`run.sh`:
```
#!/bin/bash
# the make line also repeats each setting of config.mk as NAME=value (left out here)
make -C /OpenROAD-flow-scripts/flow DESIGN_CONFIG=/design/flow/config.mk WORK_HOME=/design/flow/orfs CLKGATE_MAP_FILE= finish
```
`constraint.sdc`:
```
create_clock -name core_clock -period 10.0 [get_ports {clk_50}]
set_input_delay 2.0000 -clock core_clock [delete_from_list [all_inputs] [get_ports {clk_50}]]
set_output_delay 2.0000 -clock core_clock [all_outputs]
set_load 0.01 [all_outputs]
```
`config.mk`:
```
export PLATFORM = sky130hd
export DESIGN_NAME = BreakoutControl
export DESIGN_NICKNAME = BreakoutControl
export VERILOG_FILES = /design/flow/design.v
export SDC_FILE = /design/flow/constraint.sdc
export NUM_CORES = 4
export LEC_CHECK = 0
export CAP_MARGIN = 20
export CORE_MARGIN = 2
export CORE_UTILIZATION = 40
export SLEW_MARGIN = 20
```
`design.v`:
```
module Block(clk, en, rst, start, ballx, bally, x, y, hitx, topbotcol, LRcol);
input clk, en, rst, start;
input [9:0] ballx, bally, x, y;
output reg hitx, topbotcol, LRcol;
reg [3:0] S, NS;
parameter
Start = 4'd0,
init = 4'd1,
display = 4'd2,
hit = 4'd3,
tb = 4'd4,
lr = 4'd5;
always@(posedge clk or negedge rst)
begin
    if(rst == 1'b0)
        S <= Start;
    else if(en)
        S <= NS;
end
always@(*)
case(S)
    Start:
        NS = init;
    init:
        NS = display;
    display:
        if((ballx > x && ballx < x + 40 && bally == y) || (ballx > x && ballx < x + 40 && bally == y + 20))
            NS = tb;
        else if((bally > y && bally < y + 20 && (ballx == x || ballx == x + 1)) || (bally > y && bally < y + 20 && (ballx == x + 40 || ballx == x + 39)))
            NS = lr;
		  else
			   NS = display;
	 lr:
		NS = hit;
	 tb:
	   NS = hit;
    hit:
        NS = hit;
    default:
        NS = S;
endcase
always@(posedge clk or negedge rst)
begin
    if(rst == 1'b0)
    begin
        hitx <= 1'b0;
        topbotcol <= 1'b0;
        LRcol <= 1'b0;
    end
    else if(en)
    begin
        case(S)
            init:
				begin
                hitx <= 1'b0;
                topbotcol <= 1'b0;
                LRcol <= 1'b0;
				end
            display:
				begin
					 begin
                    hitx <= 1'b0;
					 end
				end
				tb:
				begin
                   topbotcol <= 1'b1;
                   hitx <= 1'b1;
				end
				lr:
				begin
                   LRcol <= 1'b1;
                   hitx <= 1'b1;
				end
            hit:
				begin
                topbotcol <= 1'b0;
                LRcol <= 1'b0;
                hitx <= 1'd1;
				end
        endcase
    end
end
endmodule
module Ballmove(rst, clk, clk60, start, topbotcol, LRcol, topbotcol2, LRcol2, topbotcol3, LRcol3, topbotcol4, LRcol4, topbotcol5, LRcol5, topbotcol6, LRcol6, topbotcol7, LRcol7, topbotcol8, LRcol8, topbotcol9, LRcol9, topbotcol10, LRcol10, topbotcol11, LRcol11, topbotcol12, LRcol12, topbotcol13, LRcol13, topbotcol14, LRcol14, topbotcol15, LRcol15, topbotcol16, LRcol16, ceilingcol, walcol, padcol, padAng, ballx, bally, L);
input rst, clk, clk60, start,topbotcol, LRcol, topbotcol2, LRcol2, topbotcol3, LRcol3, topbotcol4, LRcol4, topbotcol5, LRcol5, topbotcol6, LRcol6, topbotcol7, LRcol7, topbotcol8, LRcol8, topbotcol9, LRcol9, topbotcol10, LRcol10, topbotcol11, LRcol11, topbotcol12, LRcol12, topbotcol13, LRcol13, topbotcol14, LRcol14, topbotcol15, LRcol15, topbotcol16, LRcol16, padcol, ceilingcol, walcol;
input [2:0] padAng;
output reg [9:0] ballx, bally;
output reg L;
reg [3:0] S, NS;
reg [2:0] movex, movey;
reg UD;
reg [2:0] LR;
parameter
Start = 4'd0,
Startpos = 4'd1,
Startmove = 4'd2,
Move = 4'd3,
SwitchL = 4'd4,
SwitchR = 4'd8,
Switchy = 4'd5,
Padcol = 4'd6,
Done = 4'd7,
Startx = 10'd160,
Starty = 10'd100;
always@(posedge clk or negedge rst)
begin
    if(rst == 1'b0)
        S <= Start;
    else if(clk60)
        S <= NS;
end
always@(*)
begin
    case(S)
        Start:
            NS = Startpos;
        Startpos:
         if(start == 1'b0)
				NS = Startmove;
			else
				NS = Startpos;
		Startmove:
			NS = Move;
		Move:
			if(topbotcol == 1'b1 || topbotcol2 == 1'b1 || topbotcol3 == 1'b1 || topbotcol4 == 1'b1 || topbotcol5 == 1'b1 || topbotcol6 == 1'b1 || topbotcol7 == 1'b1 || topbotcol8 == 1'b1 || topbotcol9 == 1'b1 || topbotcol10 == 1'b1 || topbotcol11 == 1'b1 || topbotcol12 == 1'b1 || topbotcol13 == 1'b1 || topbotcol14 == 1'b1 || topbotcol15 == 1'b1 || topbotcol16 == 1'b1)
				NS = Switchy;
			else
			if(bally == 10'd1)
				NS = Switchy;
			else
			if(ballx == 10'd2)
				NS = SwitchL;
			else
			if(ballx == 10'd1)
				NS = SwitchL;
			else
			if(ballx == 10'd318)
				NS = SwitchR;
			else
			if(ballx == 10'd319)
				NS = SwitchR;
			else
			if(LRcol == 1'b1 || LRcol2 == 1'b1 || LRcol3 == 1'b1 || LRcol4 == 1'b1 || LRcol5 == 1'b1 || LRcol6 == 1'b1 || LRcol7 == 1'b1 || LRcol8 == 1'b1 || LRcol9 == 1'b1 || LRcol10 == 1'b1 || LRcol11 == 1'b1 || LRcol12 == 1'b1 || LRcol13 == 1'b1 || LRcol14 == 1'b1 || LRcol15 == 1'b1 || LRcol16 == 1'b1)
				NS = SwitchL;
			else
			if(padcol == 1'b1)
				NS = Padcol;
			else
			if(bally == 240)
				NS = Done;
			else
				NS = Move;
		Switchy:
			NS = Move;
		SwitchL:
			NS = Move;
		SwitchR:
			NS = Move;
		Padcol:
			NS = Move;
		Done:
			NS = Done;
		default:
			NS = S;
	endcase
end
always@(posedge clk or negedge rst)
begin
	if(rst == 1'b0)
	begin
		ballx <= 10'd160;
		bally <= 10'd100;
		UD <= 1'b0;
		LR <= 3'd0;
		L <= 1'b0;
		movex <= 3'd0;
		movey <= 3'd0;
	end
	else if(clk60)
	begin
		case(S)
			Start: 
			begin
				ballx <= 10'd160;
				bally <= 10'd100;
			end
			Startmove:
			begin
				movex <= 3'd0;
				movey <= 3'd1;
			end
			Move:
			begin
			if(UD == 1'b0 && LR == 3'd0)
			begin
				ballx <= ballx;
				bally <= bally + 1;
			end
			else if(UD == 1'b0 && LR == 3'd1)
			begin
				ballx <= ballx - 1;
				bally <= bally + 1;
			end
			else if(UD == 1'b0 && LR == 3'd2)
			begin
				ballx <= ballx - 2;
				bally <= bally + 1;
			end
			else if(UD == 1'b0 && LR == 3'd3)
			begin
				ballx <= ballx + 1;
				bally <= bally + 1;
			end
			else if(UD == 1'b0 && LR == 3'd4)
			begin
				ballx <= ballx + 2;
				bally <= bally + 1;
			end
			else if(UD == 1'b1 && LR == 3'd0)
			begin
				ballx <= ballx;
				bally <= bally - 1;
			end
			else if(UD == 1'b1 && LR == 3'd1)
			begin
				ballx <= ballx - 1;
				bally <= bally - 1;
			end
			else if(UD == 1'b1 && LR == 3'd2)
			begin
				ballx <= ballx - 2;
				bally <= bally - 1;
			end
			else if(UD == 1'b1 && LR == 3'd3)
			begin
				ballx <= ballx + 1;
				bally <= bally - 1;
			end
			else if(UD == 1'b1 && LR == 3'd4)
			begin
				ballx <= ballx + 2;
				bally <= bally - 1;
			end
			else
			begin
				bally <= ballx;
				bally <= bally;
			end
			end
			Switchy:
			begin
				if(UD == 1'b1)
				begin
					bally <= bally + 2;
					UD <= 1'b0;
				end
				else
				begin
					bally <= bally - 2;
					UD <= 1'b1;
				end
			end
			SwitchL:
			begin
				if(LR == 3'd1)
				begin
					ballx <= ballx + 2;
					LR <= 3'd3;
				end
				else if(LR == 3'd2)
				begin
					ballx <= ballx + 3;
					LR <= 3'd4;
				end
				else
				begin
					LR <= LR;
				end
			end
			SwitchR:
			begin
				if(LR == 3'd3)
				begin
					ballx <= ballx - 2;
					LR <= 3'd1;
				end
				else if(LR == 3'd4)
				begin
					ballx <= ballx - 3;
					LR <= 3'd2;
				end
				else
				begin
					LR <= LR;
				end
			end
			Padcol:
			begin
				bally <= bally - 1;
				UD <= 1'b1;
				case(padAng)
					3'd0:
					begin
						LR <= 3'd2;
					end
					3'd1:
					begin
						LR <= 3'd1;
					end
					3'd2:
					begin
						LR <= 3'd0;
					end
					3'd3:
					begin
						LR <= 3'd3;
					end
					3'd4:
					begin
						LR <= 3'd4;
					end
				endcase
			end
			Done:
			begin
				L <= 1'b1;
			end
		endcase
	end
end
endmodule
module Paddlemove(rst, clk, clk60, L, R, start, ballx, bally, padx, pady, Padcol, PadAng);
input rst, clk, clk60, L, R, start;
input [9:0] ballx, bally;
output reg Padcol;
output reg [2:0] PadAng;
output reg [9:0] padx, pady;
reg [3:0] S,NS;
parameter
PadW = 8'd80,
PadH = 5'd20,
PadStartX = 10'd100,
PadStartY = 10'd200,
ScreenW = 10'd320,
ScreenH = 10'd240,
Start = 4'd0,
Wait = 4'd1,
MoveL = 4'd2,
MoveR = 4'd3;
always@(posedge clk or negedge rst)
begin
    if(rst == 1'b0)
        S <= Start;
    else if(clk60)
        S <= NS;
end
always@(*)
    case(S)
        Start:
            if(start == 1'b0)
                NS = Wait;
            else
                NS = Start;
        Wait:
            if(L == 1'b0)
                NS = MoveL;
            else
            if(R == 1'b0)
                NS = MoveR;
            else
            if(L^~R == 1'b0)
                NS = Wait;
            else
                NS = Wait;
        MoveL:
            if(L == 1'b0)
                NS = MoveL;
            else
                NS = Wait;
        MoveR:
            if(R == 1'b0)
                NS = MoveR;
            else
                NS = Wait;
        default:
            NS = S;
    endcase
always@(posedge clk or negedge rst)
begin
    if(rst == 1'b0)
    begin
        padx <= PadStartX;
        pady <= PadStartY;
        Padcol <= 1'b0;
        PadAng <= 3'd0;
    end
    else if(clk60)
    begin
        case(S)
            Wait:
				begin
                if(ballx > padx && ballx < padx + 17 && bally == pady)
					 begin
                    Padcol <= 1'b1;
                    PadAng <= 3'd0;
					 end
                else
                if(ballx > padx + 16 && ballx < padx + 33 && bally == pady)
					 begin
                    Padcol <= 1'b1;
                    PadAng <= 3'd1;
					 end
                else
                if(ballx > padx + 32 && ballx < padx + 49 && bally == pady)
					 begin
                    Padcol <= 1'b1;
                    PadAng <= 3'd2;
					 end
                else
                if(ballx > padx + 48 && ballx < padx + 65 && bally == pady)
					 begin
                    Padcol <= 1'b1;
                    PadAng <= 3'd3;
					 end
                else
                if(ballx > padx + 64 && ballx < padx + 80 && bally == pady)
					 begin
                    Padcol <= 1'b1;
                    PadAng <= 3'd4;
					 end
                else
					 begin
                    padx <= padx;
                    Padcol <= 1'b0;
					 end
            end
            MoveL:
				begin
                if(ballx > padx && ballx < padx + 17 && bally == pady)
					 begin
                    Padcol <= 1'b1;
                    PadAng <= 3'd0;
					 end
                else
                if(ballx > padx + 16 && ballx < padx + 33 && bally == pady)
					 begin
                    Padcol <= 1'b1;
                    PadAng <= 3'd1;
					 end
                else
                if(ballx > padx + 32 && ballx < padx + 49 && bally == pady)
					 begin
                    Padcol <= 1'b1;
                    PadAng <= 3'd2;
					 end
                else
                if(ballx > padx + 48 && ballx < padx + 65 && bally == pady)
					 begin
                    Padcol <= 1'b1;
                    PadAng <= 3'd3;
					 end
                else
                if(ballx > padx + 64 && ballx < padx + 80 && bally == pady)
					 begin
                    Padcol <= 1'b1;
                    PadAng <= 3'd4;
					 end
                else
                if(padx == 10'd0)
					 begin
                    padx <= padx;
					 end
                else
					 begin
                    padx <= padx - 1;
                    Padcol <= 1'b0;
					 end
				end
            MoveR:
				begin
                if(ballx > padx && ballx < padx + 17 && bally == pady)
					 begin
                    Padcol <= 1'b1;
                    PadAng <= 3'd0;
					 end
                else
                if(ballx > padx + 16 && ballx < padx + 33 && bally == pady)
					 begin
                    Padcol <= 1'b1;
                    PadAng <= 3'd1;
					 end
                else
                if(ballx > padx + 32 && ballx < padx + 49 && bally == pady)
					 begin
                    Padcol <= 1'b1;
                    PadAng <= 3'd2;
					 end
                else
                if(ballx > padx + 48 && ballx < padx + 65 && bally == pady)
					 begin
                    Padcol <= 1'b1;
                    PadAng <= 3'd3;
					 end
                else
                if(ballx > padx + 64 && ballx < padx + 80 && bally == pady)
					 begin
                    Padcol <= 1'b1;
                    PadAng <= 3'd4;
					 end
                else
                if(padx == 10'd240)
					 begin
                    padx <= padx;
					 end
                else
					 begin
                    padx <= padx + 1;
                    Padcol <= 1'b0;
					 end
				end
            endcase
		end
	end
endmodule
module Display(clk, rst, x, y, ballx, bally, paddlex, paddley, block1x, block1y, block2x, block2y, block3x, block3y, block4x, block4y, block5x, block5y, block6x, block6y, block7x, block7y, block8x, block8y, block9x, block9y, block10x, block10y, block11x, block11y, block12x, block12y, block13x, block13y, block14x, block14y, block15x, block15y, block16x, block16y, hit1, hit2, hit3, hit4, hit5, hit6, hit7, hit8, hit9, hit10, hit11, hit12, hit13, hit14, hit15, hit16, start, done, L, W, color);
input clk, rst, start, hit1, hit2, hit3, hit4, hit5, hit6, hit7, hit8, hit9, hit10, hit11, hit12, hit13, hit14, hit15, hit16, done, W, L;
input [9:0] x, y, ballx, bally, paddlex, paddley, block1x, block1y, block2x, block2y, block3x, block3y, block4x, block4y, block5x, block5y, block6x, block6y, block7x, block7y, block8x, block8y, block9x, block9y, block10x, block10y, block11x, block11y, block12x, block12y, block13x, block13y, block14x, block14y, block15x, block15y, block16x, block16y;
output reg [2:0] color;
reg [8:0] shift;
reg [7:0] S, NS;
parameter
Start = 8'd0,
xypos = 8'd1,
black = 8'd2,
colour = 8'd3,
white = 8'd4,
Begin = 8'd5,
Win = 8'd6,
Loss = 8'd7;
always@(posedge clk or negedge rst)
begin
	if(rst == 1'b0)
		S<= Start;
	else 
		S<= NS;
end
always@(*)
begin
case(S)
	Start:
		if(start == 1'b0)
			NS = xypos;
		else
			NS = Start;
	xypos:
		if((x > paddlex && x < paddlex + 80 && y < paddley + 10 && y > paddley) || (x > ballx - 2 && x < ballx + 2 && y > bally - 2 && y < bally + 2) && L == 1'b0 && W == 1'b0)
			NS = black;
		else if(x > block1x && x < block1x + 40 && y > block1y && y < block1y + 20 && hit1 == 1'b0 && L == 1'b0 && W == 1'b0)
			NS = colour;
		else if(x > block2x && x < block2x + 40 && y > block2y && y < block2y + 20 && hit2 == 1'b0 && L == 1'b0 && W == 1'b0)
			NS = colour;
		else if(x > block3x && x < block3x + 40 && y > block3y && y < block3y + 20 && hit3 == 1'b0 && L == 1'b0 && W == 1'b0)
			NS = colour;
		else if(x > block4x && x < block4x + 40 && y > block4y && y < block4y + 20 && hit4 == 1'b0 && L == 1'b0 && W == 1'b0)
			NS = colour;
		else if(x > block5x && x < block5x + 40 && y > block5y && y < block5y + 20 && hit5 == 1'b0 && L == 1'b0 && W == 1'b0)
			NS = colour;
		else if(x > block6x && x < block6x + 40 && y > block6y && y < block6y + 20 && hit6 == 1'b0 && L == 1'b0 && W == 1'b0)
			NS = colour;
		else if(x > block7x && x < block7x + 40 && y > block7y && y < block7y + 20 && hit7 == 1'b0 && L == 1'b0 && W == 1'b0)
			NS = colour;
		else if(x > block8x && x < block8x + 40 && y > block8y && y < block8y + 20 && hit8 == 1'b0 && L == 1'b0 && W == 1'b0)
			NS = colour;
		else if(x > block9x && x < block9x + 40 && y > block9y && y < block9y + 20 && hit9 == 1'b0 && L == 1'b0 && W == 1'b0)
			NS = colour;
		else if(x > block10x && x < block10x + 40 && y > block10y && y < block10y + 20 && hit10 == 1'b0 && L == 1'b0 && W == 1'b0)
			NS = colour;
		else if(x > block11x && x < block11x + 40 && y > block11y && y < block11y + 20 && hit11 == 1'b0 && L == 1'b0 && W == 1'b0)
			NS = colour;
		else if(x > block12x && x < block12x + 40 && y > block12y && y < block12y + 20 && hit12 == 1'b0 && L == 1'b0 && W == 1'b0)
			NS = colour;
		else if(x > block13x && x < block13x + 40 && y > block13y && y < block13y + 20 && hit13 == 1'b0 && L == 1'b0 && W == 1'b0)
			NS = colour;
		else if(x > block14x && x < block14x + 40 && y > block14y && y < block14y + 20 && hit14 == 1'b0 && L == 1'b0 && W == 1'b0)
			NS = colour;
		else if(x > block15x && x < block15x + 40 && y > block15y && y < block15y + 20 && hit15 == 1'b0 && L == 1'b0 && W == 1'b0)
			NS = colour;
		else if(x > block16x && x < block16x + 40 && y > block16y && y < block16y + 20 && hit16 == 1'b0 && L == 1'b0 && W == 1'b0)
			NS = colour;
		else if(L == 1'b1)
			NS = Loss;
		else if(W == 1'b1)
			NS = Win;
		else 
			NS = white;
	black:
		NS = xypos;
	colour:
		NS = xypos;
	white:
		NS = xypos;
	Win:
		NS = xypos;
	Loss:
		NS = xypos;
	default:
		NS = S;
endcase
end
always@(posedge clk or negedge rst)
begin
	if(rst == 1'b0)
	begin
		color <= 3'b111;
	end
	else
	begin
		case (S)
			Start:
			begin
			color <= 3'b000;
			end
			black:
			begin
			color <= 3'b001;
			end
			colour:
			begin
			color <= 3'b010;
			end
			white:
			begin
			color <= 3'b011;
			end
			Win:
			begin
			color <= 3'b100;
			end
			Loss:
			begin
			color <= 3'b101;
			end
			default:
			begin
			color <= 3'b111;
			end
		endcase
	end
end
endmodule
module BreakoutControl(clk_50, strt, rst, L, R, tick, color, pix_x, pix_y, ball_x, ball_y, pad_x, bricks, win, lose);
input clk_50;
input strt, rst, L, R;
input tick;
output [2:0] color;
output [8:0] pix_x;
output [7:0] pix_y;
output [9:0] ball_x;
output [9:0] ball_y;
output [9:0] pad_x;
output [15:0] bricks;
output win, lose;
parameter 
Start = 4'd0,
Play = 4'd1,
Win = 4'd2,
Lose = 4'd3,
block1x = 10'd1,
block1y = 10'd50,
block2x = 10'd41,
block2y = 10'd50,
block3x = 10'd81,
block3y = 10'd50,
block4x = 10'd121,
block4y = 10'd50,
block5x = 10'd161,
block5y = 10'd50,
block6x = 10'd201,
block6y = 10'd50,
block7x = 10'd241,
block7y = 10'd50,
block8x = 10'd281,
block8y = 10'd50,
block9x = 10'd1,
block9y = 10'd19,
block10x = 10'd41,
block10y = 10'd19,
block11x = 10'd81,
block11y = 10'd19,
block12x = 10'd121,
block12y = 10'd19,
block13x = 10'd161,
block13y = 10'd19,
block14x = 10'd201,
block14y = 10'd19,
block15x = 10'd241,
block15y = 10'd19,
block16x = 10'd281,
block16y = 10'd19;
wire [2:0] color;
reg [3:0] S,NS;
reg W, done, start_state, ph25; 
reg [9:0] x, y;
wire [9:0] ballx, bally, padx, pady;
wire [2:0] PadAng;
wire padcol, topbotcol, LRcol, topbotcol2, LRcol2, topbotcol3, LRcol3, topbotcol4, LRcol4, topbotcol5, LRcol5, topbotcol6, LRcol6, topbotcol7, LRcol7, topbotcol8, LRcol8, topbotcol9, LRcol9, topbotcol10, LRcol10, topbotcol11, LRcol11, topbotcol12, LRcol12, topbotcol13, LRcol13, topbotcol14, LRcol14, topbotcol15, LRcol15, topbotcol16, LRcol16, ceilingcol, walcol, Lo;
wire Hit1, Hit2, Hit3, Hit4, Hit5, Hit6, Hit7, Hit8, Hit9, Hit10, Hit11, Hit12, Hit13, Hit14, Hit15, Hit16;
wire clk60;
assign clk60 = tick;
Paddlemove pad(rst, clk_50, clk60, L, R, strt, ballx, bally, padx, pady, padcol, PadAng);
Block blk1(clk_50, clk60, rst, strt, ballx, bally, block1x, block1y, Hit1, topbotcol, LRcol);
Block blk2(clk_50, clk60, rst, strt, ballx, bally, block2x, block2y, Hit2, topbotcol2, LRcol2);
Block blk3(clk_50, clk60, rst, strt, ballx, bally, block3x, block3y, Hit3, topbotcol3, LRcol3);
Block blk4(clk_50, clk60, rst, strt, ballx, bally, block4x, block4y, Hit4, topbotcol4, LRcol4);
Block blk5(clk_50, clk60, rst, strt, ballx, bally, block5x, block5y, Hit5, topbotcol5, LRcol5);
Block blk6(clk_50, clk60, rst, strt, ballx, bally, block6x, block6y, Hit6, topbotcol6, LRcol6);
Block blk7(clk_50, clk60, rst, strt, ballx, bally, block7x, block7y, Hit7, topbotcol7, LRcol7);
Block blk8(clk_50, clk60, rst, strt, ballx, bally, block8x, block8y, Hit8, topbotcol8, LRcol8);
Block blk9(clk_50, clk60, rst, strt, ballx, bally, block9x, block9y, Hit9, topbotcol9, LRcol9);
Block blk10(clk_50, clk60, rst, strt, ballx, bally, block10x, block10y, Hit10, topbotcol10, LRcol10);
Block blk11(clk_50, clk60, rst, strt, ballx, bally, block11x, block11y, Hit11, topbotcol11, LRcol11);
Block blk12(clk_50, clk60, rst, strt, ballx, bally, block12x, block12y, Hit12, topbotcol12, LRcol12);
Block blk13(clk_50, clk60, rst, strt, ballx, bally, block13x, block13y, Hit13, topbotcol13, LRcol13);
Block blk14(clk_50, clk60, rst, strt, ballx, bally, block14x, block14y, Hit14, topbotcol14, LRcol14);
Block blk15(clk_50, clk60, rst, strt, ballx, bally, block15x, block15y, Hit15, topbotcol15, LRcol15);
Block blk16(clk_50, clk60, rst, strt, ballx, bally, block16x, block16y, Hit16, topbotcol16, LRcol16);
Ballmove ball(rst, clk_50, clk60, strt, topbotcol, LRcol, topbotcol2, LRcol2, topbotcol3, LRcol3, topbotcol4, LRcol4, topbotcol5, LRcol5, topbotcol6, LRcol6, topbotcol7, LRcol7, topbotcol8, LRcol8, topbotcol9, LRcol9, topbotcol10, LRcol10, topbotcol11, LRcol11, topbotcol12, LRcol12, topbotcol13, LRcol13, topbotcol14, LRcol14, topbotcol15, LRcol15, topbotcol16, LRcol16, ceilingcol, walcol, padcol, PadAng, ballx, bally, Lo);
Display dis(clk_50, rst, x, y, ballx, bally, padx, pady, block1x, block1y, block2x, block2y, block3x, block3y, block4x, block4y, block5x, block5y, block6x, block6y, block7x, block7y, block8x, block8y, block9x, block9y, block10x, block10y, block11x, block11y, block12x, block12y, block13x, block13y, block14x, block14y, block15x, block15y, block16x, block16y, Hit1, Hit2, Hit3, Hit4, Hit5, Hit6, Hit7, Hit8, Hit9, Hit10, Hit11, Hit12, Hit13, Hit14, Hit15, Hit16, strt, done, Lo, W, color);
assign pix_x = x[8:0];
assign pix_y = y[7:0];
assign ball_x = ballx;
assign ball_y = bally;
assign pad_x = padx;
assign bricks = {Hit16, Hit15, Hit14, Hit13, Hit12, Hit11, Hit10, Hit9, Hit8, Hit7, Hit6, Hit5, Hit4, Hit3, Hit2, Hit1};
assign win = W;
assign lose = Lo;
always @(posedge clk_50 or negedge rst) begin
	if (rst == 1'b0) begin
		ph25 <= 0;
	end else begin
		ph25 <= ~ph25;
	end
end
always @(posedge clk_50 or negedge rst) begin
	if (rst == 1'b0) begin
		x <= 0;
		y <= 0;
	end else if (ph25 == 1'b0) begin
		if (x == 10'd320) begin
			x <= 0;
			if (y == 10'd240) begin
				y <= 0;
			end else begin
				y <= y + 10'd1;
			end
		end else begin
			x <= x + 10'd1;
		end
	end
end
always@(posedge clk_50 or negedge rst)
begin
	if(rst == 1'b0)
		S<= Start;
	else 
		S<= NS;
end
always@(*)
begin
case(S)
	Start:
		if(strt == 1'b0)
			NS = Play;
		else 
			NS = Start;
	Play:
		if(Hit1 == 1'b1 && Hit2 == 1'b1 && Hit3 == 1'b1 && Hit4 == 1'b1 && Hit5 == 1'b1 && Hit6 == 1'b1 && Hit7 == 1'b1 && Hit8 == 1'b1 && Hit9 == 1'b1 && Hit10 == 1'b1 && Hit11 == 1'b1 && Hit12 == 1'b1 && Hit13 == 1'b1 && Hit14 == 1'b1 && Hit15 == 1'b1 && Hit16 == 1'b1)
			NS = Win;
		else 
			if(Lo == 1'b1)
				NS = Lose;
			else
			NS = Play;
	Win:
		NS = Win;
	Lose: 
		NS = Lose;
	default:
		NS = S;
endcase
end
always@(posedge clk_50 or negedge rst)
begin
	if(rst == 1'b0)
	begin 
		done <= 1'b0;
		W <= 1'b0;
		start_state <= 1'b1;
	end
	else 
	begin
		case (S)
			Start:
			begin
				done <= 1'b0;
				W <= 1'b0;
			end
			Win:
			begin
				W <= 1'b1;
			end
		endcase
	end
end
endmodule	
```
==> reports/metrics.cfg, run 1 <==
[power_and_ir_drop]
worst_ir_drop_vdd_v=0.000128
sequentialPowerShare=0.277
combPwrFrac=0.486
pg_comb_mw=2.23
power_mw=4.58
seq_cell_power_mw=1.27
p_sw_frac=0.434
intPower_mw=2.59
p_leak_nw=8.06
maxPowerGroup=combinational logic
clock_power_mw=1.09
p_clk_frac=0.237
powerDensity_mw_per_mm2=238
p_sw_mw=1.99

[route]
diodes=0
routed-via-count=15515
dr.pass1.iters=5
wl_mm=55.1
drtIter0Drc=1217
drc=0
final_antenna_net_count=0
vias_per_cell=5.94
wl_per_cell_um=21.1

[logic_synthesis]
syn_avg_cell_area_um2=8.57
synth.most_common_cell=dfrtp_1
synth_warnings=5
ff_type=dfrtp_1
synth_flops=235
mux_share=0.0176
post-synth-top-area-cell=dfrtp_1
postSynth.asyncResetShare=1.00
ys_seq_share=0.341
synthSimpleGateAreaFrac=0.191
synth.top_cell.area_share=0.291
xor_share=0.0560
area_leaders=dfrtp_1 29%, ha_1 11%, dfstp_2 5.0%
ys_cells=2025
synth_cell_types=83
edf_count=0
ys_sh_aoi=0.222
adder_share=0.112
syn-instance-count=2025
ys_top_logic_family=AND-OR/OR-AND gates
syn_area_mm2=0.0173
synth_nets=2186
synthTopCellsByCount=202 x dfrtp_1, 187 x nand2_1, 159 x nor2_1, 157 x o21ai_0, 154 x ha_1
yosys_area_mm2=0.0173

[min_path]
hold_path_end=S[1]
hold_class=register to register
holdPathStages=1
hold_path.startpoint=S[1]

[layout]
logic_area_mm2=0.0104
seq_area_mm2=0.00592
num-fill-cells=4253
fin_nets=2168
syn_to_final_growth_pct=11.1

[setup_path]
reg2reg_slack_ps=5380
startpoint=ball.ballx[1]
critPathTopFamily=AND-OR/OR-AND gates
crit_path_end=dis.S[3]
cp.required_ps=10440
end_kind=register
worstPathBufferInverterCount=1
worstPathArrival_ps=5060
crit_top_cell=ha_1
critPathSlowestCell=dfrtp_1
r2r_cells=14
r2r_end=dis.S[3]
slowest_delay_ps=630
start_kind=register
path_cells=inv_1 > ha_1 > nor3b_1 > nand2_1 > xnor2_1 > ha_1 > o21a_1 > o22ai_1 > a2111oi_0 > nand3_1 > a31o_2 > a221oi_1 > a211oi_1 > and3b_1
path_max_fanout=17
reg2reg_from=ball.ballx[1]
worstSetupPathDepth=14
worst-setup-path-type=register to register

[final_timing]
max_slew.worst_pin.slew_ps=1090
period_needed_ps=4620
setup_viol=0
finalClockSkew_ps=43.0
slew_headroom=0.265
fmax_ghz=0.216
tns_ps=0
grt_setup_unrepaired=false
finalHoldViolCount=0
slew_viol_final=0
post-route-period-util=0.462

[clock_tree]
clkLatencyLatePin_ps=590
cts_buffer_depth=3
cts_num_sinks=235
cts_tree=built
post_cts_buffers=0
cts_inserted_buffers=28
root_buffer=clkbuf_16
h-tree-depth=1
holdBufCountCts=0
cts-resized-gates=0
cts.clk_slew.worst_paths_ps=60

[place]
place_congestion=0.937
dp_hpwl_mm=40.3
port_buffers=73

[floorplan]
dieWidth_um=212
fp_util=0.404
row_count=76
pin_count=74
dieHeight_um=212
dieArea_mm2=0.0450
core_region_area_mm2=0.0430

[grt]
grt_util_all_layers=0.245
antenna_found_initial=0
grt_max_degree=111
overflow=0
grt_pass1_wl_mm=87.1
grt_pass1_vias=14960

[outcome]
status=complete, no violations

[flow_run]
cap_viol_max_count=0
tool_warnings=59

final cells by class:
cell class                      instances  share of cell area
Multi-Input combinational cell       1554               0.540
Sequential cell                       235               0.307
Timing Repair Buffer                   88              0.0441
Clock buffer                           37              0.0407
Tap cell                              585              0.0380
Inverter                              100              0.0195
Clock inverter                         15              0.0108
through the flow:
stage / hold WS (ps) / area, um2 / cells / utilization / setup slack (ps)
final: 458 / 19300 / 2614 / 0.448 / 5380
after global routing: 481 / 19300 / 2614 / 0.448 / 4970
after CTS: 459 / 19300 / 2614 / 0.448 / 5420
after detailed placement: 446 / 18300 / 2562 / 0.425 / 5460
after global placement: 446 / 18300 / 2562 / 0.425 / 5610
after floorplan: 430 / 17300 / 2025 / - / 6240
routing by layer:
layer  GRT usage  part of all wire  up-vias
met5           0                 0        -
met4      0.0962             0.040        0
met3      0.0269             0.049      124
met2       0.403              0.47      499
met1       0.331              0.44     7580
li1            -                 -     7312
==> run 2, diff against run 1 <==
- CORE_UTILIZATION: 40 -> 58
- clock period: 10.0 -> 5.02 ns (I/O delays scaled with it)
==> reports/metrics.cfg, run 2 <==
[outcome]
status=complete, no violations

[clock_tree]
cts.clk_slew.worst_paths_ps=60
cts-resized-gates=0
cts_tree=built
cts_num_sinks=235
post_cts_buffers=0
clkLatencyLatePin_ps=570
root_buffer=clkbuf_16
cts_inserted_buffers=27
cts_buffer_depth=3
holdBufCountCts=0
h-tree-depth=1

[setup_path]
end_kind=register
slowest_delay_ps=890
reg2reg_from=pad.padx[0]
reg2reg_slack_ps=530
r2r_end=pad.padx[9]
crit_path_end=pad.padx[9]
path_cells=inv_1 > nor4_1 > nor2_1 > inv_1 > a21oi_1 > nor2_1 > xnor2_1 > ha_1 > o21ai_0 > a22oi_1 > o21ai_0 > a32o_1 > nor4_4 > a21boi_2 > xnor2_1
critPathTopFamily=simple AND/OR/NAND/NOR gates
startpoint=pad.padx[0]
worstPathArrival_ps=4970
worstPathBufferInverterCount=2
cp.required_ps=5500
worstSetupPathDepth=15
path_max_fanout=18
worst-setup-path-type=register to register
start_kind=register
r2r_cells=15
critPathSlowestCell=nor4_1

[place]
dp_hpwl_mm=38.8
place_congestion=0.972
dpl_cell_area_mm2=0.0181
port_buffers=73
dp_worst_setup_slack_ps=654
place_inst=2377

[final_timing]
finalHoldViolCount=0
slew_headroom=0.320
max_slew.worst_pin.slew_ps=1010
period_needed_ps=4490
finalClockSkew_ps=14.9
setup_viol=0
fin_ws_ps=530
slew_viol_final=0
post-route-period-util=0.894
tns_ps=0
fmax_ghz=0.223
grt_setup_unrepaired=false
hold_slack_ps=462

[power_and_ir_drop]
pg_comb_mw=4.52
seq_cell_power_mw=2.51
p_sw_frac=0.438
intPower_mw=5.07
p_clk_frac=0.221
powerDensity_mw_per_mm2=474
combPwrFrac=0.500
power_mw=9.03
p_sw_mw=3.95
sequentialPowerShare=0.279
maxPowerGroup=combinational logic
worst_ir_drop_vdd_v=0.000404
p_leak_nw=8.08
clock_power_mw=2.00

[grt]
grt_pass1_vias=14893
overflow=0
grt_pass1_wl_mm=83.5
grt_max_degree=185
grt_util_all_layers=0.338
antenna_found_initial=0

[min_path]
hold_path_end=S[1]
holdPathStages=1
hold_path.startpoint=S[1]
hold_class=register to register

[logic_synthesis]
ff_type=dfrtp_1
syn_avg_cell_area_um2=8.57
synth.most_common_cell=dfrtp_1
postSynth.asyncResetShare=1.00
synth.top_cell.area_share=0.291
xor_share=0.0560
ys_top_logic_family=AND-OR/OR-AND gates
synth_cell_types=83
synth_flops=235
ys_sh_aoi=0.222
syn_area_mm2=0.0173
yosys_area_mm2=0.0173
ys_cells=2025
area_leaders=dfrtp_1 29%, ha_1 11%, dfstp_2 5.0%
post-synth-top-area-cell=dfrtp_1
synth_nets=2186
synthSimpleGateAreaFrac=0.191
syn-instance-count=2025
synthTopCellsByCount=202 x dfrtp_1, 187 x nand2_1, 159 x nor2_1, 157 x o21ai_0, 154 x ha_1
edf_count=0
synth_warnings=5
ys_seq_share=0.341
mux_share=0.0176
adder_share=0.112

[route]
drc=0
wl_mm=53.4
vias_per_cell=6.51
dr.pass1.iters=8
drtIter0Drc=1251
wl_per_cell_um=22.0
routed-via-count=15801
final_antenna_net_count=0
diodes=0

[floorplan]
row_count=63
core_region_area_mm2=0.0296
dieArea_mm2=0.0313
pin_count=74
dieHeight_um=177
dieWidth_um=177
fp_util=0.587

[layout]
syn_to_final_growth_pct=9.73
final_core_util=0.644
fin_nets=2177
postLayoutCellArea_mm2=0.0190
num-fill-cells=2479
fin_cells=2427

[flow_run]
cap_viol_max_count=0
tool_warnings=63

-- run 2: final cells by class --
class                   count  area [um2]  area share
flip-flops and latches    235        5920       0.311
clock inverters             8        91.3     0.00480
clock buffers              42         812      0.0427
multi-input cells        1554       10400       0.546
inverters                 100         375      0.0197
well taps                 390         488      0.0256
repair buffers             98         950      0.0499
-- run 2: metal layers --
metal / GRT usage / up-vias / wire length, um
met2: 0.531 / 750 / 23900
met5: 0 / - / 0
met4: 0.175 / 0 / 3120
li1: - / 7336 / -
met3: 0.0397 / 178 / 3870
met1: 0.462 / 7537 / 22500
==> run 3, diff against run 2 <==
- CTS_CLUSTER_SIZE: not set -> 41
- HOLD_SLACK_MARGIN: not set -> 0.29
- SETUP_SLACK_MARGIN: not set -> -0.61
- TNS_END_PERCENT: not set -> 5
- clock period: 5.02 -> 6.76 ns (I/O delays scaled with it)
==> reports/metrics.cfg, run 3 <==
[grt]
antenna_found_initial=0
grt_util_all_layers=0.338
grt_max_degree=168
grt_pass1_vias=14702
grt_pass1_wl_mm=83.0
overflow=0

[setup_path]
path_cells=inv_1 > ha_1 > nor3b_1 > nand2_1 > xnor2_1 > inv_1 > ha_1 > a21oi_1 > a221oi_1 > nand3_1 > a31o_2 > a221oi_1 > a211oi_1 > and3b_1
cp.required_ps=7200
reg2reg_from=ball.ballx[2]
reg2reg_slack_ps=2300
worstPathArrival_ps=4900
crit_path_end=dis.S[3]
r2r_cells=14
worstSetupPathDepth=14
slowest_delay_ps=640
r2r_end=dis.S[3]
path_max_fanout=18
worst-setup-path-type=register to register
worstPathBufferInverterCount=2
startpoint=ball.ballx[2]
start_kind=register
critPathSlowestCell=dfrtp_1
critPathTopFamily=AND-OR/OR-AND gates
end_kind=register

[power_and_ir_drop]
combPwrFrac=0.487
intPower_mw=3.70
p_leak_nw=7.99
p_clk_frac=0.220
p_sw_frac=0.438
clock_power_mw=1.45
powerDensity_mw_per_mm2=349
sequentialPowerShare=0.294
power_mw=6.59
p_sw_mw=2.89
seq_cell_power_mw=1.94
maxPowerGroup=combinational logic
worst_ir_drop_vdd_v=0.000244
pg_comb_mw=3.21

[clock_tree]
cts.clk_slew.worst_paths_ps=60
post_cts_buffers=0
root_buffer=clkbuf_16
cts_tree=built
cts_num_sinks=235
cts-resized-gates=0
cts_buffer_depth=3
clkLatencyLatePin_ps=570
holdBufCountCts=0
h-tree-depth=1
cts_inserted_buffers=26

[min_path]
hold_path.startpoint=S[1]
holdPathStages=1
hold_path_end=W
hold_class=register to register

[logic_synthesis]
mux_share=0.0176
syn_area_mm2=0.0173
ys_sh_aoi=0.222
synth.most_common_cell=dfrtp_1
yosys_area_mm2=0.0173
ys_top_logic_family=AND-OR/OR-AND gates
xor_share=0.0560
syn_avg_cell_area_um2=8.57
ff_type=dfrtp_1
area_leaders=dfrtp_1 29%, ha_1 11%, dfstp_2 5.0%
synthTopCellsByCount=202 x dfrtp_1, 187 x nand2_1, 159 x nor2_1, 157 x o21ai_0, 154 x ha_1
ys_seq_share=0.341
synth.top_cell.area_share=0.291
synth_warnings=5
synthSimpleGateAreaFrac=0.191
synth_nets=2186
adder_share=0.112
post-synth-top-area-cell=dfrtp_1
syn-instance-count=2025
synth_cell_types=83
edf_count=0
postSynth.asyncResetShare=1.00
ys_cells=2025
synth_flops=235

[final_timing]
fin_ws_ps=2300
finalHoldViolCount=0
fmax_ghz=0.224
tns_ps=0
slew_headroom=0.225
max_slew.worst_pin.slew_ps=1130
period_needed_ps=4460
setup_viol=0
slew_viol_final=0
grt_setup_unrepaired=false
post-route-period-util=0.659
finalClockSkew_ps=16.5

[floorplan]
dieHeight_um=177
fp_util=0.587
core_region_area_mm2=0.0296
dieArea_mm2=0.0313
row_count=63
dieWidth_um=177
pin_count=74

[flow_run]
cap_viol_max_count=0
tool_warnings=63

[place]
place_congestion=1.01
dp_hpwl_mm=38.9
port_buffers=73
dpl_cell_area_mm2=0.0180
dp_worst_setup_slack_ps=2350

[layout]
final_core_util=0.639
postLayoutCellArea_mm2=0.0189
fin_nets=2160
syn_to_final_growth_pct=8.92

[outcome]
status=complete, no violations

[route]
final_antenna_net_count=0
dr.pass1.iters=5
drtIter0Drc=1673
routed-via-count=15718
wl_mm=53.0
drc=0
wl_per_cell_um=22.0
vias_per_cell=6.52

==> run 3: cell type report <==
cell class | instances | area (um2)
multi-input cells | 1554 | 10400
repair buffers | 82 | 830
clock buffers | 37 | 742
inverters | 100 | 375
well taps | 390 | 488
clock inverters | 11 | 138
fillers | 2559 | 10700
diodes | 1 | 2.50
flip-flops and latches | 235 | 5920
==> run 3: metal layers <==
layer,track usage,part of all wire,wire (um),vias up
met5,0,0,0,-
met4,0.160,0.053,2790,0
met3,0.0488,0.067,3540,145
li1,-,-,-,7316
met1,0.455,0.43,22500,7603
met2,0.538,0.46,24100,654
==> run 3: stage by stage <==
| step | hold slack (ps) | instances |
|---|---|---|
| after floorplan | 430 | 2025 |
| after global placement | 436 | 2361 |
| after detailed placement | 454 | 2361 |
| after CTS | 468 | 2409 |
| after global routing | 482 | 2409 |
| final | 459 | 2410 |
==> run 4, diff against run 3 <==
- ABC_AREA: not set -> 1
- CORE_UTILIZATION: 58 -> 72
- CTS_CLUSTER_DIAMETER: not set -> 30
- CTS_CLUSTER_SIZE: 41 -> 26
- HOLD_SLACK_MARGIN: 0.29 -> not set
- PLACE_DENSITY_LB_ADDON: not set -> 0.26
- SETUP_SLACK_MARGIN: -0.61 -> 0.61
- TNS_END_PERCENT: 5 -> not set
- clock period: 6.76 -> 3.4 ns (I/O delays scaled with it)
==> reports/metrics.cfg, run 4 <==
[outcome]
status=failed layout checks
violatedChecks=setup timing

[route]
vias_per_cell=7.14
routed-via-count=21851
final_antenna_net_count=0
wl_per_cell_um=26.2
wl_mm=80.1
drc=0
drtIter0Drc=5198
dr.pass1.iters=12

[grt]
grt_pass1_vias=20447
grt_pass1_wl_mm=111
grt_util_all_layers=0.534
overflow=0
grt_max_degree=104
antenna_found_initial=6

[final_timing]
fin_ws_ps=-553
setup_viol=21
fmax_ghz=0.253
finalHoldViolCount=0
max_slew.worst_pin.slew_ps=1030
slew_viol_final=0
slew_headroom=0.312
period_needed_ps=3950
grt_setup_unrepaired=true
hold_slack_ps=91.2
finalClockSkew_ps=64.2
post-route-period-util=1.16

[floorplan]
fp_util=0.731
pin_count=74
dieWidth_um=164
row_count=58
dieHeight_um=164
core_region_area_mm2=0.0252
dieArea_mm2=0.0269

[clock_tree]
cts_num_sinks=235
cts.clk_slew.worst_paths_ps=50
cts_tree=built
clkLatencyLatePin_ps=610
root_buffer=clkbuf_16
cts_buffer_depth=3
holdBufCountCts=0
cts_inserted_buffers=46
h-tree-depth=2

[logic_synthesis]
edf_count=0
synth_flops=235
ys_top_logic_family=simple AND/OR/NAND/NOR gates
ff_type=dfrtp_1
synthSimpleGateAreaFrac=0.278
adder_share=0.106
ys_cells=2550
syn-instance-count=2550
syn_avg_cell_area_um2=7.22
synth.most_common_cell=nand2_1
ys_sh_aoi=0.149
synth_cell_types=70
area_leaders=dfrtp_1 27%, nand2_1 12%, ha_1 10%
syn_area_mm2=0.0184
synth_nets=2711
synth_warnings=5
xor_share=0.0435
synth.top_cell.area_share=0.274
post-synth-top-area-cell=dfrtp_1
mux_share=0.000544
synthTopCellsByCount=599 x nand2_1, 302 x inv_1, 234 x nor2_1, 202 x dfrtp_1, 186 x a21oi_1
postSynth.asyncResetShare=1.00
ys_seq_share=0.322
yosys_area_mm2=0.0184

[layout]
num-fill-cells=1217
postLayoutCellArea_mm2=0.0222
fin_nets=2848
fin_cells=3060
syn_to_final_growth_pct=20.7

[setup_path]
start_kind=register
path_max_fanout=9
worstPathArrival_ps=4390
worstSetupPathDepth=15
critPathSlowestCell=dfrtp_1
reg2reg_from=pad.padx[4]
crit_path_end=pad.padx[7]
r2r_end=pad.padx[7]
r2r_cells=15
crit_top_cell=nand2_1
cp.required_ps=3830
reg2reg_slack_ps=-550
path_cells=buf_4 > ha_4 > inv_1 > nand2_2 > xor2_4 > ha_1 > nand2_1 > o21a_1 > nand2_1 > nand2_1 > nand3_2 > nand3_4 > clkinvlp_4 > nand4_1 > nand2_1
worst-setup-path-type=register to register
startpoint=pad.padx[4]
slowest_delay_ps=650
worstPathBufferInverterCount=3
critPathTopFamily=simple AND/OR/NAND/NOR gates
end_kind=register

[place]
place_congestion=1.10
dp_hpwl_mm=45.5
port_buffers=73
place_inst=2911
dpl_cell_area_mm2=0.0195

[power_and_ir_drop]
seq_cell_power_mw=3.61
p_leak_nw=10.6
intPower_mw=9.48
p_sw_mw=8.37
combPwrFrac=0.519
p_sw_frac=0.469
worst_ir_drop_vdd_v=0.000864
powerDensity_mw_per_mm2=803
pg_comb_mw=9.26
maxPowerGroup=combinational logic
clock_power_mw=4.98
p_clk_frac=0.279
sequentialPowerShare=0.202

[flow_run]
tool_warnings=60
cap_viol_max_count=0

[min_path]
hold_class=primary input to async pin

## run 4: what timing repair did
action,4_1_cts,5_1_grt
pin swaps,30,27
setup buffers,27,27
resized,56,89
cloned,3,1
endpoints found under the setup margin,22,23
## run 4: layout make-up
| class | instances | area (um2) | share of cell area |
|---|---|---|---|
| antenna | 6 | 15.0 | 0.000676 |
| clock buffer | 67 | 1370 | 0.0616 |
| clock inverter | 18 | 318 | 0.0143 |
| inverter | 336 | 1280 | 0.0576 |
| multi-input combinational | 1877 | 11200 | 0.503 |
| sequential | 235 | 5930 | 0.267 |
| tap | 330 | 413 | 0.0186 |
| timing repair buffer | 190 | 1710 | 0.0771 |
| timing repair inverter | 1 | 7.51 | 0.000338 |
## run 4: routing by layer
| metal | track usage | routed length, um | vias to the layer above |
|---|---|---|---|
| li1 | - | - | 8681 |
| met1 | 0.607 | 24400 | 9667 |
| met2 | 0.804 | 32100 | 2513 |
| met3 | 0.224 | 14300 | 978 |
| met4 | 0.391 | 8840 | 12 |
| met5 | 0.0152 | 449 | - |
## run 4: stage by stage
stage,util,TNS (ps),power [mW],setup slack [ps]
finish,0.883,-8510,17.9,-553
global route,0.882,-8580,18.4,-614
CTS,0.858,0,15.9,543
detailed placement,0.773,0,10.5,255
global placement,0.773,0,10.2,336
floorplan,-,0,8.25,614
==> run 5, diff against run 4 <==
- CAP_MARGIN: 20 -> 10
- CTS_CLUSTER_DIAMETER: 30 -> 55
- CTS_CLUSTER_SIZE: 26 -> 100
- GPL_ROUTABILITY_DRIVEN: not set -> 0
- HOLD_SLACK_MARGIN: not set -> -0.07
- MAX_ROUTING_LAYER: not set -> met5
- PLACE_DENSITY: not set -> 0.36
- PLACE_DENSITY_LB_ADDON: 0.26 -> not set
- SETUP_SLACK_MARGIN: 0.61 -> 0.48
- clock period: 3.4 -> 3.49 ns (I/O delays scaled with it)
==> reports/metrics.cfg, run 5 <==
[power_and_ir_drop]
p_sw_mw=6.67
seq_cell_power_mw=3.51
worst_ir_drop_vdd_v=0.000637
sequentialPowerShare=0.250
p_sw_frac=0.474
clock_power_mw=2.96
pg_comb_mw=7.59
combPwrFrac=0.540
maxPowerGroup=combinational logic
p_clk_frac=0.210
p_leak_nw=9.97
intPower_mw=7.39
powerDensity_mw_per_mm2=676

[logic_synthesis]
synth_nets=2711
yosys_area_mm2=0.0184
ys_seq_share=0.322
syn-instance-count=2550
xor_share=0.0435
synth.most_common_cell=nand2_1
ff_type=dfrtp_1
ys_cells=2550
synth_warnings=5
synth_flops=235
post-synth-top-area-cell=dfrtp_1
synth.top_cell.area_share=0.274
syn_area_mm2=0.0184
area_leaders=dfrtp_1 27%, nand2_1 12%, ha_1 10%
edf_count=0
synthTopCellsByCount=599 x nand2_1, 302 x inv_1, 234 x nor2_1, 202 x dfrtp_1, 186 x a21oi_1
mux_share=0.000544
ys_top_logic_family=simple AND/OR/NAND/NOR gates
postSynth.asyncResetShare=1.00
synth_cell_types=70
syn_avg_cell_area_um2=7.22
adder_share=0.106
synthSimpleGateAreaFrac=0.278
ys_sh_aoi=0.149

[clock_tree]
root_buffer=clkbuf_16
cts_num_sinks=235
cts.clk_slew.worst_paths_ps=80
cts_buffer_depth=3
cts_tree=built
cts_inserted_buffers=26
h-tree-depth=1
clkLatencyLatePin_ps=560

[setup_path]
reg2reg_slack_ps=340
cp.required_ps=3910
slowest_delay_ps=540
worstPathBufferInverterCount=4
path_cells=inv_2 > nor3_2 > inv_1 > nor2_4 > nor2_2 > inv_1 > a21oi_1 > xor2_1 > ha_1 > a21oi_1 > o21a_1 > nand2_1 > a21oi_2 > nand3_2 > buf_4 > nand2_1 > nor3_2 > nand3_1 > nand2_1
critPathSlowestCell=dfstp_2
end_kind=register
worst-setup-path-type=register to register
path_max_fanout=4
worstSetupPathDepth=19
start_kind=register
r2r_end=pad.PadAng[1]
reg2reg_from=pad.padx[2]
startpoint=pad.padx[2]
r2r_cells=19
crit_path_end=pad.PadAng[1]
critPathTopFamily=simple AND/OR/NAND/NOR gates
worstPathArrival_ps=3570
crit_top_cell=nand2_1

[final_timing]
finalHoldViolCount=0
slew_headroom=0.340
slew_viol_final=0
fmax_ghz=0.317
grt_setup_unrepaired=false
setup_viol=0
period_needed_ps=3150
finalClockSkew_ps=28.4
post-route-period-util=0.903
tns_ps=0
max_slew.worst_pin.slew_ps=986

[route]
final_antenna_net_count=0
routed-via-count=19162
drc=0
wl_mm=59.3
drtIter0Drc=2882
dr.pass1.iters=9
vias_per_cell=6.46
wl_per_cell_um=20.0
diodes=0

[layout]
fin_nets=2776
num-fill-cells=1655
syn_to_final_growth_pct=12.9
fin_cells=2965

[place]
port_buffers=73
dp_hpwl_mm=41.2
place_inst=2888

[flow_run]
cap_viol_max_count=0
tool_warnings=58

[grt]
grt_util_all_layers=0.420
grt_max_degree=82
grt_pass1_vias=17870
grt_pass1_wl_mm=89.9
antenna_found_initial=0
overflow=0

[floorplan]
dieArea_mm2=0.0269
dieWidth_um=164
row_count=58
core_region_area_mm2=0.0252
fp_util=0.731
pin_count=74
dieHeight_um=164

[outcome]
status=complete, no violations

[min_path]
hold_class=primary input to async pin

==> run 5: area by class of cell <==
type / count / area [um2] / share of cell area
Multi-Input combinational cell: 1877 / 10900 / 0.526
Sequential cell: 235 / 5940 / 0.285
Timing Repair Buffer: 138 / 1280 / 0.0617
Inverter: 336 / 1280 / 0.0614
Clock buffer: 28 / 658 / 0.0316
Tap cell: 330 / 413 / 0.0199
Clock inverter: 20 / 279 / 0.0134
Timing Repair inverter: 1 / 5.00 / 0.000241
==> run 5: stage by stage <==
stage / area (um2) / setup WS (ps) / hold WS (ps) / util / total power [mW]
after floorplan: 18400 / 501 / 402 / - / 7.99
after global placement: 19300 / 311 / 425 / 0.765 / 9.72
after detailed placement: 19300 / 230 / 427 / 0.765 / 9.97
after CTS: 20300 / 477 / 168 / 0.806 / 13.0
after global routing: 20800 / 184 / 206 / 0.826 / 14.8
final: 20800 / 339 / 143 / 0.826 / 14.1
==> run 5: timing repair <==
action | CTS | global route
cloned | 0 | 3
setup buffers | 7 | 19
hold buffers | 0 | 0
pin swaps | 1 | 26
setup endpoints to repair | 21 | 22
resized | 13 | 83
==> run 5: per-layer routing <==
metal | track usage | vias to the layer above | part of all wire
met5 | 0 | - | 0
met4 | 0.232 | 0 | 0.077
met2 | 0.685 | 1368 | 0.45
li1 | - | 8532 | -
met1 | 0.519 | 8810 | 0.36
met3 | 0.0955 | 452 | 0.11
==> run 6, diff against run 5 <==
- ABC_AREA: 1 -> not set
- CAP_MARGIN: 10 -> 20
- CTS_CLUSTER_DIAMETER: 55 -> 91
- CTS_CLUSTER_SIZE: 100 -> 25
- GPL_ROUTABILITY_DRIVEN: 0 -> not set
- HOLD_SLACK_MARGIN: -0.07 -> not set
- MAX_ROUTING_LAYER: met5 -> not set
- PLACE_DENSITY: 0.36 -> not set
- SETUP_SLACK_MARGIN: 0.48 -> not set
- clock period: 3.49 -> 3.14 ns (I/O delays scaled with it)
==> reports/metrics.cfg, run 6 <==
[route]
drtIter0Drc=3427
vias_per_cell=7.55
drc=0
final_antenna_net_count=0
wl_mm=67.5
routed-via-count=19030
wl_per_cell_um=26.8
dr.pass1.iters=14

[logic_synthesis]
xor_share=0.0560
ys_seq_share=0.341
ys_top_logic_family=AND-OR/OR-AND gates
adder_share=0.112
edf_count=0
post-synth-top-area-cell=dfrtp_1
ys_cells=2025
ff_type=dfrtp_1
synthTopCellsByCount=202 x dfrtp_1, 187 x nand2_1, 159 x nor2_1, 157 x o21ai_0, 154 x ha_1
yosys_area_mm2=0.0173
ys_sh_aoi=0.222
area_leaders=dfrtp_1 29%, ha_1 11%, dfstp_2 5.0%
synth_nets=2186
postSynth.asyncResetShare=1.00
mux_share=0.0176
synthSimpleGateAreaFrac=0.191
syn_area_mm2=0.0173
syn-instance-count=2025
synth.top_cell.area_share=0.291
synth_warnings=5
syn_avg_cell_area_um2=8.57
synth.most_common_cell=dfrtp_1
synth_cell_types=83
synth_flops=235

[final_timing]
post-route-period-util=1.21
hold_slack_ps=99.6
grt_setup_unrepaired=true
tns_ps=-12100
max_slew.worst_pin.slew_ps=901
fin_ws_ps=-653
slew_viol_final=0
fmax_ghz=0.264
finalHoldViolCount=0
slew_headroom=0.397
period_needed_ps=3790
finalClockSkew_ps=49.4
setup_viol=21

[setup_path]
path_max_fanout=5
reg2reg_from=pad.padx[5]
cp.required_ps=3520
worst-setup-path-type=register to register
worstPathBufferInverterCount=2
path_cells=buf_4 > ha_1 > a21oi_2 > nor2_1 > xnor2_1 > ha_1 > a21oi_1 > nor2_1 > or4_4 > nor3_4 > nor4_4 > buf_4 > a21boi_2 > xnor2_1
end_kind=register
r2r_cells=14
critPathTopFamily=simple AND/OR/NAND/NOR gates
start_kind=register
critPathSlowestCell=dfstp_2
worstPathArrival_ps=4180
startpoint=pad.padx[5]
worstSetupPathDepth=14
crit_path_end=pad.padx[9]
slowest_delay_ps=620
r2r_end=pad.padx[9]
reg2reg_slack_ps=-650

[grt]
overflow=0
antenna_found_initial=4
grt_max_degree=223
grt_pass1_wl_mm=98.0
grt_util_all_layers=0.485
grt_pass1_vias=17915

[floorplan]
dieHeight_um=159
fp_util=0.737
core_region_area_mm2=0.0235
pin_count=74
dieWidth_um=159
row_count=56
dieArea_mm2=0.0253

[power_and_ir_drop]
powerDensity_mw_per_mm2=818
p_sw_mw=7.99
p_leak_nw=8.88
seq_cell_power_mw=3.59
pg_comb_mw=11.1
intPower_mw=8.69
clock_power_mw=2.03
worst_ir_drop_vdd_v=0.000689
combPwrFrac=0.663
p_clk_frac=0.122
sequentialPowerShare=0.215
power_mw=16.7
p_sw_frac=0.479
maxPowerGroup=combinational logic

[clock_tree]
clkLatencyLatePin_ps=530
cts_inserted_buffers=14
cts.clk_slew.worst_paths_ps=110
cts_tree=built
root_buffer=clkbuf_16
cts_num_sinks=235
h-tree-depth=1
cts_buffer_depth=3

[flow_run]
tool_warnings=63
cap_viol_max_count=0

[layout]
fin_nets=2354
num-fill-cells=1175
syn_to_final_growth_pct=17.6
final_core_util=0.866

[min_path]
hold_class=primary input to async pin

[place]
dp_hpwl_mm=42.1
place_congestion=1.02
port_buffers=73

[outcome]
violatedChecks=setup timing
status=failed layout checks

[run 6: per-stage QoR]
| stage | setup WS (ps) | instance area [um2] | instances |
|---|---|---|---|
| after floorplan | -235 | 17500 | 2025 |
| after global placement | -269 | 19400 | 2471 |
| after detailed placement | -372 | 19500 | 2472 |
| after CTS | -209 | 20200 | 2509 |
| after global routing | -670 | 20400 | 2520 |
| final | -653 | 20400 | 2521 |
[run 6: area by class of cell]
| type | instances | area (um2) | share of cell area |
|---|---|---|---|
| multi-input cells | 1554 | 10800 | 0.529 |
| flip-flops and latches | 235 | 5920 | 0.290 |
| repair buffers | 288 | 2450 | 0.120 |
| well taps | 319 | 399 | 0.0196 |
| clock buffers | 20 | 383 | 0.0188 |
| inverters | 100 | 383 | 0.0188 |
| clock inverters | 4 | 53.8 | 0.00264 |
| diodes | 1 | 2.50 | 0.000123 |
[run 6: metal layers]
layer / track usage / vias to the layer above / part of all wire
li1: - / 7680 / -
met3: 0.111 / 701 / 0.14
met5: 0 / - / 0.0012
met1: 0.606 / 8729 / 0.33
met2: 0.757 / 1914 / 0.43
met4: 0.323 / 6 / 0.095
[run 6: timing repair]
| action | in CTS | in global routing |
|---|---|---|
| setup buffers | 13 | 12 |
| pin swaps | 32 | 5 |
| hold buffers | 0 | 0 |
| setup endpoints to repair | 21 | 21 |
| hold endpoints to repair | 0 | 0 |
| resized | 50 | 35 |
| cloned | 1 | 0 |
==> run 7, diff against run 6 <==
- CORE_UTILIZATION: 72 -> 8
- CTS_CLUSTER_DIAMETER: 91 -> not set
- CTS_CLUSTER_SIZE: 25 -> not set
- clock period: 3.14 -> 12.0 ns (I/O delays scaled with it)
==> reports/metrics.cfg, run 7 <==
[route]
wl_mm=63.7
dr.pass1.iters=5
final_antenna_net_count=0
vias_per_cell=3.22
drc=0
diodes=0
routed-via-count=15676
wl_per_cell_um=13.1
drtIter0Drc=1434

[clock_tree]
holdBufCountCts=0
cts-resized-gates=0
cts_num_sinks=235
cts_inserted_buffers=27
cts_buffer_depth=3
cts.clk_slew.worst_paths_ps=60
h-tree-depth=1
root_buffer=clkbuf_16
post_cts_buffers=0
cts_tree=built
clkLatencyLatePin_ps=580

[final_timing]
grt_setup_unrepaired=false
period_needed_ps=4840
slew_viol_final=0
setup_viol=0
slew_headroom=0.276
finalClockSkew_ps=21.4
fmax_ghz=0.207
finalHoldViolCount=0
max_slew.worst_pin.slew_ps=1070
post-route-period-util=0.403
tns_ps=0

[place]
port_buffers=73
dp_hpwl_mm=48.7
place_congestion=0.877

[power_and_ir_drop]
p_leak_nw=8.01
p_sw_mw=1.71
sequentialPowerShare=0.292
p_clk_frac=0.219
powerDensity_mw_per_mm2=173
maxPowerGroup=combinational logic
p_sw_frac=0.450
worst_ir_drop_vdd_v=0.000112
power_mw=3.79
clock_power_mw=0.829
intPower_mw=2.09
seq_cell_power_mw=1.11
pg_comb_mw=1.86
combPwrFrac=0.490

[setup_path]
reg2reg_from=ball.ballx[1]
slowest_delay_ps=1060
end_kind=primary output
worstSetupPathDepth=1
start_kind=register
cp.required_ps=9600
r2r_end=dis.S[3]
r2r_cells=14
worstPathArrival_ps=2440
path_max_fanout=32
worst-setup-path-type=register to primary output
reg2reg_slack_ps=7290
startpoint=ball.ballx[5]
crit_path_end=ball_x[5]
critPathTopFamily=flip-flops
worstPathBufferInverterCount=1
path_cells=clkdlybuf4s50_1
critPathSlowestCell=dfstp_2

[logic_synthesis]
syn_avg_cell_area_um2=8.57
synthTopCellsByCount=202 x dfrtp_1, 187 x nand2_1, 159 x nor2_1, 157 x o21ai_0, 154 x ha_1
edf_count=0
synth_warnings=5
syn_area_mm2=0.0173
ys_cells=2025
adder_share=0.112
ys_seq_share=0.341
ys_sh_aoi=0.222
postSynth.asyncResetShare=1.00
synth.top_cell.area_share=0.291
ff_type=dfrtp_1
synth.most_common_cell=dfrtp_1
ys_top_logic_family=AND-OR/OR-AND gates
synth_flops=235
xor_share=0.0560
mux_share=0.0176
syn-instance-count=2025
synthSimpleGateAreaFrac=0.191
synth_nets=2186
area_leaders=dfrtp_1 29%, ha_1 11%, dfstp_2 5.0%
post-synth-top-area-cell=dfrtp_1
yosys_area_mm2=0.0173
synth_cell_types=83

[floorplan]
dieHeight_um=470
dieWidth_um=470
row_count=170
fp_util=0.0807
dieArea_mm2=0.221
pin_count=74
core_region_area_mm2=0.215

[min_path]
holdPathStages=1
hold_path.startpoint=S[1]
hold_class=register to register
hold_path_end=S[1]

[flow_run]
cap_viol_max_count=0
tool_warnings=57

[grt]
grt_util_all_layers=0.0555
grt_max_degree=107
overflow=0
grt_pass1_wl_mm=95.9
grt_pass1_vias=14937
antenna_found_initial=2

[layout]
fin_nets=2166
final_core_util=0.102
syn_to_final_growth_pct=26.7

[outcome]
status=complete, no violations

==> run 7: layer usage <==
| metal | vias to the layer above | global-route usage | routed length, um |
|---|---|---|---|
| met5 | - | 0 | 0 |
| met4 | 0 | 0.0214 | 2450 |
| met3 | 121 | 0.0112 | 4230 |
| met2 | 580 | 0.100 | 32300 |
| met1 | 7673 | 0.0638 | 24700 |
| li1 | 7302 | - | - |
==> run 7: layout make-up <==
type / instances / area [um2]
Fill cell: 24735 / 193000
Multi-Input combinational cell: 1554 / 10400
Sequential cell: 235 / 5920
Tap cell: 2838 / 3550
Timing Repair Buffer: 87 / 842
Clock buffer: 39 / 781
Inverter: 100 / 375
Clock inverter: 11 / 111
==> run 7: stage by stage <==
| stage | hold slack [ps] | worst slack (ps) | cell area (um2) | cells |
|---|---|---|---|---|
| floorplan | 430 | 8230 | 17300 | 2025 |
| global placement | 443 | 7070 | 21100 | 4814 |
| detailed placement | 446 | 6970 | 21100 | 4814 |
| CTS | 459 | 7060 | 22000 | 4864 |
| global route | 474 | 6950 | 22000 | 4864 |
| finish | 457 | 7160 | 22000 | 4864 |
==> run 8, diff against run 7 <==
- ABC_AREA: not set -> 1
- CORE_UTILIZATION: 8 -> 72
- CTS_CLUSTER_DIAMETER: not set -> 62
- PLACE_DENSITY: not set -> 0.42
- SETUP_SLACK_MARGIN: not set -> 0.92
- clock period: 12.0 -> 3.17 ns (I/O delays scaled with it)
==> reports/metrics.cfg, run 8 <==
[outcome]
status=failed layout checks
violatedChecks=setup timing

[setup_path]
worst-setup-path-type=register to register
r2r_cells=18
crit_path_end=pad.padx[4]
worstSetupPathDepth=18
path_cells=inv_2 > nor3_4 > inv_2 > nor2_4 > inv_4 > o21ai_2 > nand2_1 > xor2_1 > ha_1 > a21oi_1 > nor2_1 > a21oi_4 > nand3_2 > nand2_4 > nand2_8 > nand3_4 > nand2_1 > nand2_1
reg2reg_from=pad.padx[2]
critPathTopFamily=simple AND/OR/NAND/NOR gates
worstPathArrival_ps=3770
worstPathBufferInverterCount=3
critPathSlowestCell=dfstp_2
end_kind=register
startpoint=pad.padx[2]
r2r_end=pad.padx[4]
path_max_fanout=12
cp.required_ps=3650
slowest_delay_ps=570
start_kind=register
reg2reg_slack_ps=-110
crit_top_cell=nand2_1

[logic_synthesis]
syn_avg_cell_area_um2=7.22
post-synth-top-area-cell=dfrtp_1
mux_share=0.000544
edf_count=0
synthTopCellsByCount=599 x nand2_1, 302 x inv_1, 234 x nor2_1, 202 x dfrtp_1, 186 x a21oi_1
ys_top_logic_family=simple AND/OR/NAND/NOR gates
adder_share=0.106
ff_type=dfrtp_1
xor_share=0.0435
ys_seq_share=0.322
syn-instance-count=2550
synth_warnings=5
ys_sh_aoi=0.149
synth_cell_types=70
area_leaders=dfrtp_1 27%, nand2_1 12%, ha_1 10%
synth.top_cell.area_share=0.274
yosys_area_mm2=0.0184
synth_nets=2711
synth.most_common_cell=nand2_1
postSynth.asyncResetShare=1.00
synth_flops=235
synthSimpleGateAreaFrac=0.278
ys_cells=2550
syn_area_mm2=0.0184

[final_timing]
finalClockSkew_ps=42.4
slew_viol_final=0
finalHoldViolCount=0
post-route-period-util=1.04
grt_setup_unrepaired=true
fin_ws_ps=-112
setup_viol=14
hold_slack_ps=53.8
max_slew.worst_pin.slew_ps=970
period_needed_ps=3280
fmax_ghz=0.305
slew_headroom=0.351

[grt]
grt_max_degree=144
grtUsageMet2=0.785
grt_busiest_layer=met2
grt_pass1_vias=19517
grt_util_all_layers=0.486
globalRouteMet3Util=0.124
gr-usage-met1=0.577
antenna_found_initial=3
grt_pass1_wl_mm=102
overflow=0

[layout]
fin_nets=2901
final_core_util=0.912
syn_to_final_growth_pct=24.8

[route]
dr.pass1.iters=17
drtIter0Drc=4965
wl_per_cell_um=25.8
final_antenna_net_count=0
routed-via-count=22298
drc=0
vias_per_cell=7.21
wl_mm=79.8

[floorplan]
pin_count=74
dieWidth_um=164
dieHeight_um=164
dieArea_mm2=0.0269
row_count=58
fp_util=0.731
core_region_area_mm2=0.0252

[power_and_ir_drop]
p_leak_nw=10.9
clock_power_mw=3.62
worst_ir_drop_vdd_v=0.000752
powerDensity_mw_per_mm2=776
p_sw_frac=0.481
sequentialPowerShare=0.213
pg_comb_mw=10.4
p_sw_mw=8.57
combPwrFrac=0.584
intPower_mw=9.26
p_clk_frac=0.203
maxPowerGroup=combinational logic
seq_cell_power_mw=3.79

[place]
dp_hpwl_mm=43.6
port_buffers=73
dp_worst_setup_slack_ps=71.0
place_congestion=1.02

[clock_tree]
cts_inserted_buffers=27
cts_num_sinks=235
h-tree-depth=1
cts_buffer_depth=3
clkLatencyLatePin_ps=600
root_buffer=clkbuf_16
cts.clk_slew.worst_paths_ps=60
cts_tree=built

[flow_run]
tool_warnings=62
cap_viol_max_count=0

[min_path]
hold_class=primary input to async pin

run 8: final cells by class:
class,instances,area (um2)
fill,1018,2210
antenna,3,7.51
tap,330,413
timing repair buffer,263,2420
inverter,336,1300
clock buffer,32,714
timing repair inverter,1,5.00
multi-input combinational,1876,11800
clock inverter,18,290
sequential,235,5980
run 8: per-layer routing:
layer  share of wire  routed length, um
met1            0.31              24500
met2            0.41              33000
met3            0.16              12400
met4            0.12               9710
met5          0.0020                161
run 8: through the flow:
stage	cells	setup TNS (ps)	power (mW)	area [um2]
floorplan	2550	0	8.93	18500
global placement	2920	0	11.0	19600
detailed placement	2920	0	11.4	19600
CTS	3039	0	15.7	21700
global route	3094	-1760	18.5	23000
finish	3094	-707	17.8	23000
run 8: what timing repair did:
action,4_1_cts,5_1_grt
endpoints found under the hold margin,0,0
gates resized,187,236
hold buffers,0,0
setup buffers,67,51
cloned,2,1
endpoints found under the setup margin,121,100
pin swaps,43,90
Power and IR drop assume default switching activity.
